==> inputs of tundra <==
Design multiply_n_divide_top, start of the top module:
module multiply_n_divide_top(clk, reset, a_in, b_in, m_d, start, result, ready);
make LEC_CHECK=0 ABC_AREA=1 CAP_MARGIN=20 CELL_PAD_IN_SITES_DETAIL_PLACEMENT=1 CORE_MARGIN=10 CORE_UTILIZATION=40 GPL_TIMING_DRIVEN=0 HOLD_SLACK_MARGIN=0.26 MAX_ROUTING_LAYER=met4 SETUP_SLACK_MARGIN=0.95 SLEW_MARGIN=20 TNS_END_PERCENT=45 finish   # period 4.5 ns
run.sh (not shown) runs the stock make flow with config.mk's settings and CLKGATE_MAP_FILE=.
==> inputs of pepper, as changes to tundra <==
==> flow/config.mk (replaced) <==
export PLATFORM = sky130hd
export DESIGN_NAME = multiply_n_divide_top
export DESIGN_NICKNAME = multiply_n_divide_top
export VERILOG_FILES = /design/flow/design.v
export SDC_FILE = /design/flow/constraint.sdc
export NUM_CORES = 4
export LEC_CHECK = 0
export CAP_MARGIN = 20
export CORE_MARGIN = 2
export CORE_UTILIZATION = 69
export PLACE_DENSITY = 0.41
export SLEW_MARGIN = 20
==> flow/constraint.sdc (replaced) <==
create_clock -name core_clock -period 3.11 [get_ports {clk}]
set_input_delay 0.6220 -clock core_clock [delete_from_list [all_inputs] [get_ports {clk}]]
set_output_delay 0.6220 -clock core_clock [all_outputs]
set_load 0.01 [all_outputs]
==> inputs of willow, as changes to tundra <==
==> flow/config.mk (replaced) <==
export PLATFORM = sky130hd
export DESIGN_NAME = multiply_n_divide_top
export DESIGN_NICKNAME = multiply_n_divide_top
export VERILOG_FILES = /design/flow/design.v
export SDC_FILE = /design/flow/constraint.sdc
export NUM_CORES = 4
export LEC_CHECK = 0
export CAP_MARGIN = 20
export CORE_MARGIN = 2
export CORE_UTILIZATION = 70
export CTS_CLUSTER_DIAMETER = 355
export CTS_CLUSTER_SIZE = 40
export SETUP_SLACK_MARGIN = 0.68
export SLEW_MARGIN = 20
==> flow/constraint.sdc (replaced) <==
create_clock -name core_clock -period 2.36 [get_ports {clk}]
set_input_delay 0.4720 -clock core_clock [delete_from_list [all_inputs] [get_ports {clk}]]
set_output_delay 0.4720 -clock core_clock [all_outputs]
set_load 0.01 [all_outputs]
==> results <==
pepper aborted during global routing (5_1_grt) on GRT-0116. willow ended with an error in detailed placement (3_5_place_dp), error DPL-0033. tundra passed the timing, DRC and antenna checks. Between tundra and willow, the lower synthesized cell count is in willow (gap about 75%, measured against willow). Die area, highest first: tundra, pepper, willow. Area after synthesis is the same in willow and pepper.

==> trial 96: inputs <==
==> flow/design.v <==
module alu(alu_out, multiply_top_in, divide_top_in, multiplicand_or_divider_in, sel);  
    input [64:0] multiply_top_in;  
    input [64:0] divide_top_in;  
    input [64:0] multiplicand_or_divider_in;  
    input sel;  
    output [64:0] alu_out;  
    wire [64:0] sum;  
    wire [64:0] diff;  
    assign sum = multiplicand_or_divider_in + multiply_top_in;
    assign diff = divide_top_in - multiplicand_or_divider_in;
    assign alu_out = sel ? sum : diff;
endmodule
module control(clk, reset, start, m_d, data_in, alu_sel, ready, wr, initial_wr, sh_right, sh_left);  
    input clk, reset, start, m_d;  
    input [1:0] data_in;  
    output ready, wr, initial_wr, sh_right, sh_left, alu_sel;  
    wire ready_check;
    wire wr_check;
    wire initial_wr_check;
    wire sh_right_check;
    wire sh_left_check;
    wire mul_wr;
    wire div_wr;
    reg [1:0] state;
    reg [9:0] counter;
    always @(posedge clk) begin
        if (reset) begin  
            state <= 2'd0;
            counter <= 10'd0;
        end
        else begin  
            case (state)  
                2'b00: begin  
                    if (start == 1) state <= 2'b01;  
                end
                2'b01: begin  
                    counter <= 0;  
                    state <= 2'b10;  
                end
                2'b10: begin  
                    if (counter == 63) state <= 2'b00;  
                    counter <= counter + 1;  
                end
            endcase
        end
    end
    assign alu_sel = m_d;  
    assign mul_wr = data_in[0] && m_d;  
    assign div_wr = !(data_in[1] || m_d);  
    assign wr_check = (state == 2'b10) && (mul_wr || div_wr);  
    assign wr = wr_check ? 1 : 0;  
    assign initial_wr_check = (state == 2'b01);  
    assign initial_wr = initial_wr_check ? 1 : 0;  
    assign sh_right_check = (state == 2'b10) && m_d;  
    assign sh_right = sh_right_check ? 1 : 0;  
    assign sh_left_check = (state == 2'b10) && (!m_d);  
    assign sh_left = sh_left_check ? 1 : 0;  
    assign ready_check = (state == 2'b00);  
    assign ready = ready_check ? 1 : 0;  
endmodule
module multiplicand_n_divider_register(clk, reset, data_in, data_out);
    input [63:0] data_in;  
    input clk, reset;  
    output [63:0] data_out;  
    reg [63:0] mul_div_reg;  
    always @(posedge clk) begin
        if (reset)  
            mul_div_reg <= 64'd0;  
        else 
            mul_div_reg <= data_in;  
    end
    assign data_out = mul_div_reg;
endmodule
module result_register(clk, reset, data_in, wr, initial_data_in, initial_wr, sh_right, sh_left, result);
    input [64:0] data_in;  
    input [63:0] initial_data_in;  
    input clk, reset, wr, initial_wr, sh_right, sh_left;  
    output [128:0] result;  
    reg [128:0] result_reg;  
    always @(posedge clk) begin
        if (reset)  
            result_reg <= 129'd0;  
        else begin
            if (initial_wr == 1)  
                result_reg <= {65'd0, initial_data_in};  
            else begin
                if (wr && sh_right)  
                    result_reg <= {1'd0, data_in, result_reg[63:1]}; 
                else if (wr && sh_left)  
                    result_reg <= {data_in, result_reg[62:0], 1'b1};
                else if (sh_right)  
                    result_reg <= {1'd0, result_reg[128:1]};
                else if (sh_left)  
                    result_reg <= {result_reg[127:0], 1'b0};
            end
        end
    end
    assign result = result_reg;
endmodule
module multiply_n_divide_top(clk, reset, a_in, b_in, m_d, start, result, ready);
    input [63:0] a_in, b_in;  
    input clk, reset, start, m_d;  
    output ready;  
    output [128:0] result;  
    wire [63:0] mul_div_reg_out;  
    wire [64:0] alu_out;  
    wire [128:0] res_reg_out;  
    wire control_wr;  
    wire control_initial_wr;  
    wire control_sh_right;  
    wire control_alu_sel;  
    wire control_sh_left;  
    multiplicand_n_divider_register mndr1(
        .clk(clk),
        .reset(reset),
        .data_in(b_in),
        .data_out(mul_div_reg_out)
    );
    alu alu1(
        .multiply_top_in(res_reg_out[128:64]),
        .divide_top_in(res_reg_out[127:63]),
        .multiplicand_or_divider_in({1'b0,mul_div_reg_out}),
        .sel(control_alu_sel),
        .alu_out(alu_out)
    );
    result_register resr1(
        .clk(clk),
        .reset(reset),
        .data_in(alu_out),
        .wr(control_wr),
        .initial_data_in(a_in),
        .initial_wr(control_initial_wr),
        .sh_right(control_sh_right),
        .sh_left(control_sh_left),
        .result(res_reg_out)
    );
    control cu1(
        .clk(clk),
        .reset(reset),
        .start(start),
        .m_d(m_d),
        .data_in({alu_out[64], res_reg_out[0]}),
        .alu_sel(control_alu_sel),
        .ready(ready),
        .wr(control_wr),
        .initial_wr(control_initial_wr),
        .sh_right(control_sh_right),
        .sh_left(control_sh_left)
    );
    assign result = res_reg_out;
endmodule
==> flow/run.sh <==
#!/bin/bash
# the make line also repeats each setting of config.mk as NAME=value (left out here)
make -C /OpenROAD-flow-scripts/flow DESIGN_CONFIG=/design/flow/config.mk WORK_HOME=/design/flow/orfs CLKGATE_MAP_FILE= finish
==> flow/config.mk <==
export PLATFORM = sky130hd
export DESIGN_NAME = multiply_n_divide_top
export DESIGN_NICKNAME = multiply_n_divide_top
export VERILOG_FILES = /design/flow/design.v
export SDC_FILE = /design/flow/constraint.sdc
export NUM_CORES = 4
export LEC_CHECK = 0
export CAP_MARGIN = 20
export CELL_PAD_IN_SITES_GLOBAL_PLACEMENT = 1
export CORE_ASPECT_RATIO = 0.5
export CORE_MARGIN = 7
export CORE_UTILIZATION = 58
export CTS_CLUSTER_DIAMETER = 330
export CTS_CLUSTER_SIZE = 44
export GPL_ROUTABILITY_DRIVEN = 0
export PLACE_DENSITY = 0.42
export SETUP_SLACK_MARGIN = -0.45
export SLEW_MARGIN = 20
export TNS_END_PERCENT = 20
==> flow/constraint.sdc <==
create_clock -name core_clock -period 4.5 [get_ports {clk}]
set_input_delay 0.9000 -clock core_clock [delete_from_list [all_inputs] [get_ports {clk}]]
set_output_delay 0.9000 -clock core_clock [all_outputs]
set_load 0.01 [all_outputs]
==> inputs of trial 13, as changes to trial 96 <==
CELL_PAD_IN_SITES_GLOBAL_PLACEMENT = unset   (was 1)
CORE_ASPECT_RATIO = unset   (was 0.5)
CORE_MARGIN = 2   (was 7)
CORE_UTILIZATION = 70   (was 58)
CTS_CLUSTER_DIAMETER = 355   (was 330)
CTS_CLUSTER_SIZE = 40   (was 44)
GPL_ROUTABILITY_DRIVEN = unset   (was 0)
PLACE_DENSITY = unset   (was 0.42)
SETUP_SLACK_MARGIN = 0.67   (was -0.45)
TNS_END_PERCENT = unset   (was 20)
==> flow/constraint.sdc (replaced) <==
create_clock -name core_clock -period 2.36 [get_ports {clk}]
set_input_delay 0.4720 -clock core_clock [delete_from_list [all_inputs] [get_ports {clk}]]
set_output_delay 0.4720 -clock core_clock [all_outputs]
set_load 0.01 [all_outputs]
==> inputs of trial 49, as changes to trial 96 <==
CELL_PAD_IN_SITES_GLOBAL_PLACEMENT = unset   (was 1)
CORE_ASPECT_RATIO = unset   (was 0.5)
CORE_MARGIN = 2   (was 7)
CORE_UTILIZATION = 38   (was 58)
CTS_CLUSTER_DIAMETER = unset   (was 330)
CTS_CLUSTER_SIZE = unset   (was 44)
GPL_ROUTABILITY_DRIVEN = unset   (was 0)
PLACE_DENSITY = unset   (was 0.42)
SETUP_SLACK_MARGIN = unset   (was -0.45)
TNS_END_PERCENT = unset   (was 20)
==> flow/constraint.sdc (replaced) <==
create_clock -name core_clock -period 4.16 [get_ports {clk}]
set_input_delay 0.8320 -clock core_clock [delete_from_list [all_inputs] [get_ports {clk}]]
set_output_delay 0.8320 -clock core_clock [all_outputs]
set_load 0.01 [all_outputs]
==> results <==
Trial 49 finished clean. Trial 96 never finished: it broke off in global placement with GPL-0301. Trial 13 never finished: it broke off in clock tree synthesis with DPL-0038.
Die size, highest first: trial 49, trial 96, trial 13.
Synthesized area is the same in trial 96 and trial 13.
In synthesized cell count, trial 49 and trial 13 do not differ.
==> figures <==
quantity	trial 13	trial 49	trial 96
Die height	162 um	219 um	137 um
Count of buffers inserted at the top-level ports	261	261	-
Final GP Congestion	1.07	0.929	-
Worst slack after detailed placement	-1560 ps	123 ps	-
Chip Width	162 um	219 um	260 um
Synth warnings	3	3	3
Count of flip-flops with a built-in enable after synthesis	0	0	0
Top_reg_cell synth	sky130_fd_sc_hd__dfxtp_1	sky130_fd_sc_hd__dfxtp_1	sky130_fd_sc_hd__dfxtp_1
HPWL Detailed	65.2 mm	45.7 mm	-
Area share of fa/ha/maj cells after synthesis	9.46%	9.46%	9.46%
Core Rows	57	78	44
Placed cell count	3281	3102	-
Area of the core region	0.0244 sq mm	0.0454 sq mm	0.0293 sq mm
Post-synth net total	2601	2601	2601
Top cell type's share of synthesized area	23.6%	23.6%	23.6%
Floorplan die area	0.0263 sq mm	0.0477 sq mm	0.0355 sq mm
Area share of xor/xnor cells in the synthesized design	5.55%	5.55%	5.55%
Share of the core filled by cells before placement	71.7%	38.5%	59.6%
Run status	stopped before the end	no timing/DRC/antenna violations	stopped before the end
Stage where the flow stopped	clock tree synthesis	-	global placement
Cell Area, Placed	0.0240 sq mm	0.0207 sq mm	-
Number of distinct library cells after synthesis	87	87	87

==> inputs of v26 <==
Starts from the design.v that is shown in full above.
Settings: LEC_CHECK=0, ABC_AREA=1, CAP_MARGIN=20, CELL_PAD_IN_SITES_DETAIL_PLACEMENT=1, CORE_MARGIN=2, CORE_UTILIZATION=40, HOLD_SLACK_MARGIN=0.04, PLACE_DENSITY_LB_ADDON=0.14, SETUP_SLACK_MARGIN=0.57, SLEW_MARGIN=15, TNS_END_PERCENT=10; clock period 7.02 ns.
==> v22 (differences from v26) <==
- ABC_AREA: 1 -> unset
- CELL_PAD_IN_SITES_DETAIL_PLACEMENT: 1 -> unset
- CORE_UTILIZATION: 40 -> 66
- HOLD_SLACK_MARGIN: 0.04 -> unset
- PLACE_DENSITY_LB_ADDON: 0.14 -> unset
- SETUP_SLACK_MARGIN: 0.57 -> unset
- SLEW_MARGIN: 15 -> 20
- TNS_END_PERCENT: 10 -> unset
==> flow/constraint.sdc (replaced) <==
create_clock -name core_clock -period 2.36 [get_ports {clk}]
set_input_delay 0.4720 -clock core_clock [delete_from_list [all_inputs] [get_ports {clk}]]
set_output_delay 0.4720 -clock core_clock [all_outputs]
set_load 0.01 [all_outputs]
==> comparison table <==
Synth Instances: v26 4090; v22 2338
Status: v26 complete, no violations; v22 stopped before the end
Last stage reached: v26 -; v22 clock tree synthesis (4_1_cts)
Die Height: v26 236.6 um; v22 166.8 um
Synthesized chip area reported by yosys: v26 0.02165 mm^2; v22 0.01749 mm^2
Synth Net Count: v26 4353; v22 2601
Number of cells after detailed placement: v26 4947; v22 3307
Total cells reported by yosys after synthesis: v26 4090; v22 2338
Proportion of synthesized area in mux cells: v26 0.09247%; v22 5.102%
Share of the synthesized area in the top cell type: v26 25.19%; v22 23.58%
Area share of and/or/nand/nor cells after synthesis: v26 40.36%; v22 19.15%
Detailed Place HPWL: v26 82070 um; v22 54270 um
Horizontal die dimension: v26 236.6 um; v22 166.8 um
Floorplan Core Area: v26 0.05371 mm^2; v22 0.02606 mm^2
Overall chip area: v26 0.05600 mm^2; v22 0.02781 mm^2
Top cell type by total area after synthesis: v26 nand2_1; v22 dfxtp_1
Routability-driven placement congestion ratio: v26 1.016; v22 1.046
Number of cell rows: v26 85; v22 59
Area of the mapped netlist: v26 0.02165 mm^2; v22 0.01749 mm^2
FA/HA/MAJ Cells, Area Fraction: v26 7.641%; v22 9.460%
Number of distinct library cell variants in the gate-level netlist after synthesis: v26 44; v22 87
Fp util: v26 40.31%; v22 67.10%
Compound Share, Synth: v26 16.59%; v22 31.53%
Seq share, synth: v26 19.05%; v22 23.58%
Most frequent cell after synthesis: v26 nand2_1; v22 a21oi_1
Placed cell area: v26 0.02479 mm^2; v22 0.02409 mm^2
XORs/XNORs by Area: v26 0.5664%; v22 5.553%
Pre-CTS worst setup slack: v26 2.957 ns; v22 -1.260 ns

==> wip/quartz: inputs <==
Starts from the design.v that is shown in full above.
Settings: LEC_CHECK=0, CAP_MARGIN=20, CORE_MARGIN=2, CORE_UTILIZATION=72, CTS_CLUSTER_DIAMETER=203, SETUP_SLACK_MARGIN=0.27, SLEW_MARGIN=20; clock period 3.89 ns.
==> inputs of wip/amber, as changes to wip/quartz <==
Settings changed: CORE_UTILIZATION 72 to 40, CTS_CLUSTER_DIAMETER 203 to not set, SETUP_SLACK_MARGIN 0.27 to not set.
==> flow/constraint.sdc (replaced) <==
create_clock -name core_clock -period 4.16 [get_ports {clk}]
set_input_delay 0.8320 -clock core_clock [delete_from_list [all_inputs] [get_ports {clk}]]
set_output_delay 0.8320 -clock core_clock [all_outputs]
set_load 0.01 [all_outputs]
==> inputs of wip/cedar, as changes to wip/quartz <==
Settings changed: CORE_UTILIZATION 72 to 70, CTS_CLUSTER_DIAMETER 203 to not set, CTS_CLUSTER_SIZE set to 37, MAX_ROUTING_LAYER set to met4, SETUP_SLACK_MARGIN 0.27 to not set.
==> flow/constraint.sdc (replaced) <==
create_clock -name core_clock -period 3.54 [get_ports {clk}]
set_input_delay 0.7080 -clock core_clock [delete_from_list [all_inputs] [get_ports {clk}]]
set_output_delay 0.7080 -clock core_clock [all_outputs]
set_load 0.01 [all_outputs]
==> qor summary <==
item	wip/cedar	wip/amber	wip/quartz
Final GP Congestion	1.07	0.944	1.03
Critical Path AT	4.30 ns	4.37 ns	4.17 ns
Routed wl met3	9.56 mm	4.71 mm	9.60 mm
Total instance count after detailed placement	2898	3095	2826
Worst-path fanout max	4	18	3
Full die area	26300 um^2	45400 um^2	25500 um^2
Post-layout period usage	111%	94.5%	96.1%
Run status	complete, but fails checks	no timing/DRC/antenna violations	no timing/DRC/antenna violations
Layout check failures	negative setup slack	-	-
Power density relative to cell area	373 nW/um^2	318 nW/um^2	345 nW/um^2
Int Pwr	5.30 mW	4.47 mW	4.77 mW
Sequential group share of total power	31.7%	32.7%	32.2%
Clock latency on the worst-skew pair	0.55 ns	0.57 ns	0.57 ns
Net switching share of the total power	36.7%	34.9%	36.8%
Share of power burned in combinational logic	37.1%	33.5%	35.9%
Tot Pwr	8.38 mW	6.87 mW	7.55 mW
Vias in the first global route	19800	17900	19800
Number of tap instances	324	585	324
Crit Reg-Reg Endpoint	resr1.result_reg[100]	resr1.result_reg[103]	resr1.result_reg[107]
Cell Rows	57	76	57
Clk slew on worst S/H paths	0.06 ns	0.06 ns	0.07 ns
Reg2Reg Launch Point	mndr1.mul_div_reg[4]	resr1.result_reg[63]	resr1.result_reg[64]
RSZ-0062 raised after global routing	yes	no	yes
Power is estimated from default activity; no workload was simulated.
